==> 07-08: inputs <==
==> flow/design.v <==
module CPU(clk, rst, memoryData, memoryAddress, dataOut, readSignal, writeSignal, AC);
input clk;
input rst;  
input [15:0] memoryData;
reg [3:0] state;
reg [5:0] PC;
reg [10:0] MAR;
reg signed [15:0] MBR;
reg [3:0] opcode;
reg M;
reg [15:0] IR;
reg zeroFlag, overflowFlag, carryFlag, negativeFlag;
output reg readSignal;
output reg writeSignal;
output reg signed [15:0] AC;
output reg [15:0] dataOut; 
output reg [10:0] memoryAddress;
reg signed [15:0] result;
parameter Load = 4'd1, Store = 4'd2, Add = 4'd3, Sub = 4'd4, Mul = 4'd5, Div = 4'd6 , Branch = 4'd7, BRZ = 4'd8;
always @ (posedge clk) begin
	if (rst) begin
	PC <= 0;
	state = 0;
	AC <= 0;
	dataOut <= 0;
	memoryAddress <= 0;
	zeroFlag = 0;
	overflowFlag = 0;
	carryFlag = 0;
	negativeFlag = 0;
	readSignal = 1;
	writeSignal = 0;
	end
	else
	case (state)
		0: begin  
			MAR <= PC;
			state = 1;
		end
		1: begin  
			writeSignal = 0;
			readSignal = 1;
			memoryAddress <= MAR;
			PC <= PC + 1;
			state = 2;
		end
		2:state = 3;  
		3: begin
			MBR <= memoryData;
			state = 4;
		end
		4: begin
			IR <= MBR;
			state = 5;
		end
		5: begin  
			opcode <= IR[15:12];
			M <= IR[11];
			MAR <= IR[10:0];
			state = 6;
		end
		6: begin
				if (opcode == Branch) begin  
					PC <= MAR; 
					state = 0;
				end
				else if (opcode == BRZ) begin  
					if(zeroFlag == 1 && M == 1) begin
						PC <= MAR;
						state = 0;
					end
					else begin
						state = 0;
					end
				end
				else begin
					state = 7;
				end
		end
		7: begin
			if (opcode == Store) begin
				memoryAddress <= MAR;
			end
			state = 8;
		end
		8: begin
			if (opcode == Store) begin  
				writeSignal = 1;
				readSignal = 0;
				dataOut <= AC;
				state = 0;
			end
			else begin
				state = 9;
			end
		end
		9: begin
			writeSignal = 0;
			readSignal = 1;
			if(M == 1) begin
				memoryAddress <= MAR;
			end
			state = 10;
			end
		10: begin
			state = 11;
		end
		11: begin
			if (M == 1) begin
				MBR <= memoryData;
			end
			else if (M == 0) begin
				MBR <= $signed(IR[10:0]);
			end
			state = 12;
		end
		12: begin  
			if (opcode == Load) begin  
				AC <= MBR;
				state = 0;
			end
			else if (opcode != Add && opcode != Sub && opcode != Mul && opcode != Div) begin  
				state = 0;
			end
			else begin
				case(opcode)
				Add :  
					begin
					{carryFlag, result} = AC + MBR;
					zeroFlag = (result==0)? 1:0;
					if(AC[15]==MBR[15]) begin
					  if(MBR[15]==result[15])begin
					  overflowFlag = 0;
					  end
					  else begin
					  overflowFlag = 1;
					  end
					end
					else begin
					overflowFlag = 0;
					end						
					negativeFlag =(result[15]==1)? 1:0;	
					end
				Sub :  
					begin
					{carryFlag, result} = AC - MBR;
					zeroFlag = (result==0)? 1:0;
					if(AC[15]==MBR[15]) begin
					  if(MBR[15]==result[15])begin
					  overflowFlag = 0;
					  end
					  else begin
					  overflowFlag = 1;
					  end
					end
					else begin
					overflowFlag = 0;
					end
					negativeFlag =(result[15]==1)? 1:0;
					end
				Mul :  
					begin
					result = AC * MBR;
					zeroFlag = (result==0)? 1:0;
					if(result > 16'h0FFF || result < 16'hF000) begin
					overflowFlag = 1;
					end
					else begin
						overflowFlag = 0;
					end
					negativeFlag =(result[15]==1)? 1:0;
					end	
				Div :  
					begin
					if (MBR == 0) result = 0;  
					else result = AC / MBR;
					zeroFlag = (result==0)? 1:0;
					negativeFlag =(result[15]==1)? 1:0;
					end						
			endcase  
			AC <= result;
			state = 0;
			end
		end
	endcase
end
endmodule
==> flow/run.sh <==
#!/bin/bash
# the make line also repeats each setting of config.mk as NAME=value (left out here)
make -C /OpenROAD-flow-scripts/flow DESIGN_CONFIG=/design/flow/config.mk WORK_HOME=/design/flow/orfs CLKGATE_MAP_FILE= finish
==> flow/config.mk <==
export PLATFORM = sky130hd
export DESIGN_NAME = CPU
export DESIGN_NICKNAME = CPU
export VERILOG_FILES = /design/flow/design.v
export SDC_FILE = /design/flow/constraint.sdc
export NUM_CORES = 4
export LEC_CHECK = 0
export ABC_AREA = 0
export CAP_MARGIN = 20
export CORE_ASPECT_RATIO = 0.95
export CORE_MARGIN = 2
export CORE_UTILIZATION = 71
export CTS_CLUSTER_DIAMETER = 44
export CTS_CLUSTER_SIZE = 74
export MAX_ROUTING_LAYER = met4
export PLACE_DENSITY_LB_ADDON = 0.19
export SETUP_SLACK_MARGIN = 5.0
export SLEW_MARGIN = 10
export TNS_END_PERCENT = 5
==> flow/constraint.sdc <==
create_clock -name core_clock -period 27.5 [get_ports {clk}]
set_input_delay 5.5000 -clock core_clock [delete_from_list [all_inputs] [get_ports {clk}]]
set_output_delay 5.5000 -clock core_clock [all_outputs]
set_load 0.01 [all_outputs]
==> 07-13: changes against 07-08 <==
==> flow/config.mk (replaced) <==
export PLATFORM = sky130hd
export DESIGN_NAME = CPU
export DESIGN_NICKNAME = CPU
export VERILOG_FILES = /design/flow/design.v
export SDC_FILE = /design/flow/constraint.sdc
export NUM_CORES = 4
export LEC_CHECK = 0
export ABC_AREA = 1
export CAP_MARGIN = 10
export CORE_ASPECT_RATIO = 0.95
export CORE_MARGIN = 2
export CORE_UTILIZATION = 58
export CTS_CLUSTER_DIAMETER = 44
export CTS_CLUSTER_SIZE = 72
export MAX_ROUTING_LAYER = met4
export PLACE_DENSITY_LB_ADDON = 0.19
export SETUP_SLACK_MARGIN = 0.18
export SLEW_MARGIN = 10
==> flow/constraint.sdc (replaced) <==
create_clock -name core_clock -period 21.6 [get_ports {clk}]
set_input_delay 4.3200 -clock core_clock [delete_from_list [all_inputs] [get_ports {clk}]]
set_output_delay 4.3200 -clock core_clock [all_outputs]
set_load 0.01 [all_outputs]
==> flow_metrics.tcl <==
# metrics dict for downstream scripts
set metrics [dict create \
    synth.avg_cell_area_um2 8.11 \
    synth.top_cell.area_share 0.150 \
    status "did not finish" \
    met1_usage 0.848 \
    error "[ERROR GRT-0232] Routing congestion too high. Check the congestion heatmap in the GUI." \
    die_y_um 164 \
    simple_gate_share 0.205 \
    dp_slack_ns -1.34 \
    mux_share 0.0457 \
    syn-instance-count 2362 \
    logic_family "adder cells" \
    ctsResizeCount 52 \
    floorplan.nets 2691 \
    failed_stage "5_1_grt" \
    ys_types 102 \
]
The numbers above come from 07-08.

==> flow_metrics.tcl <==
# metrics dict for downstream scripts
set metrics [dict create \
    mux_share 0 \
    failed_stage "5_1_grt" \
    met1_usage 0.836 \
    floorplan.nets 3158 \
    synth.top_cell.area_share 0.151 \
    synth.avg_cell_area_um2 6.72 \
    dp_slack_ns -5.90 \
    ys_types 63 \
    simple_gate_share 0.271 \
    syn-instance-count 2829 \
    error "[ERROR GRT-0232] Routing congestion too high. Check the congestion heatmap in the GUI." \
    logic_family "simple AND/OR/NAND/NOR gates" \
    ctsResizeCount 213 \
    status "did not finish" \
]
The numbers above come from 07-13.

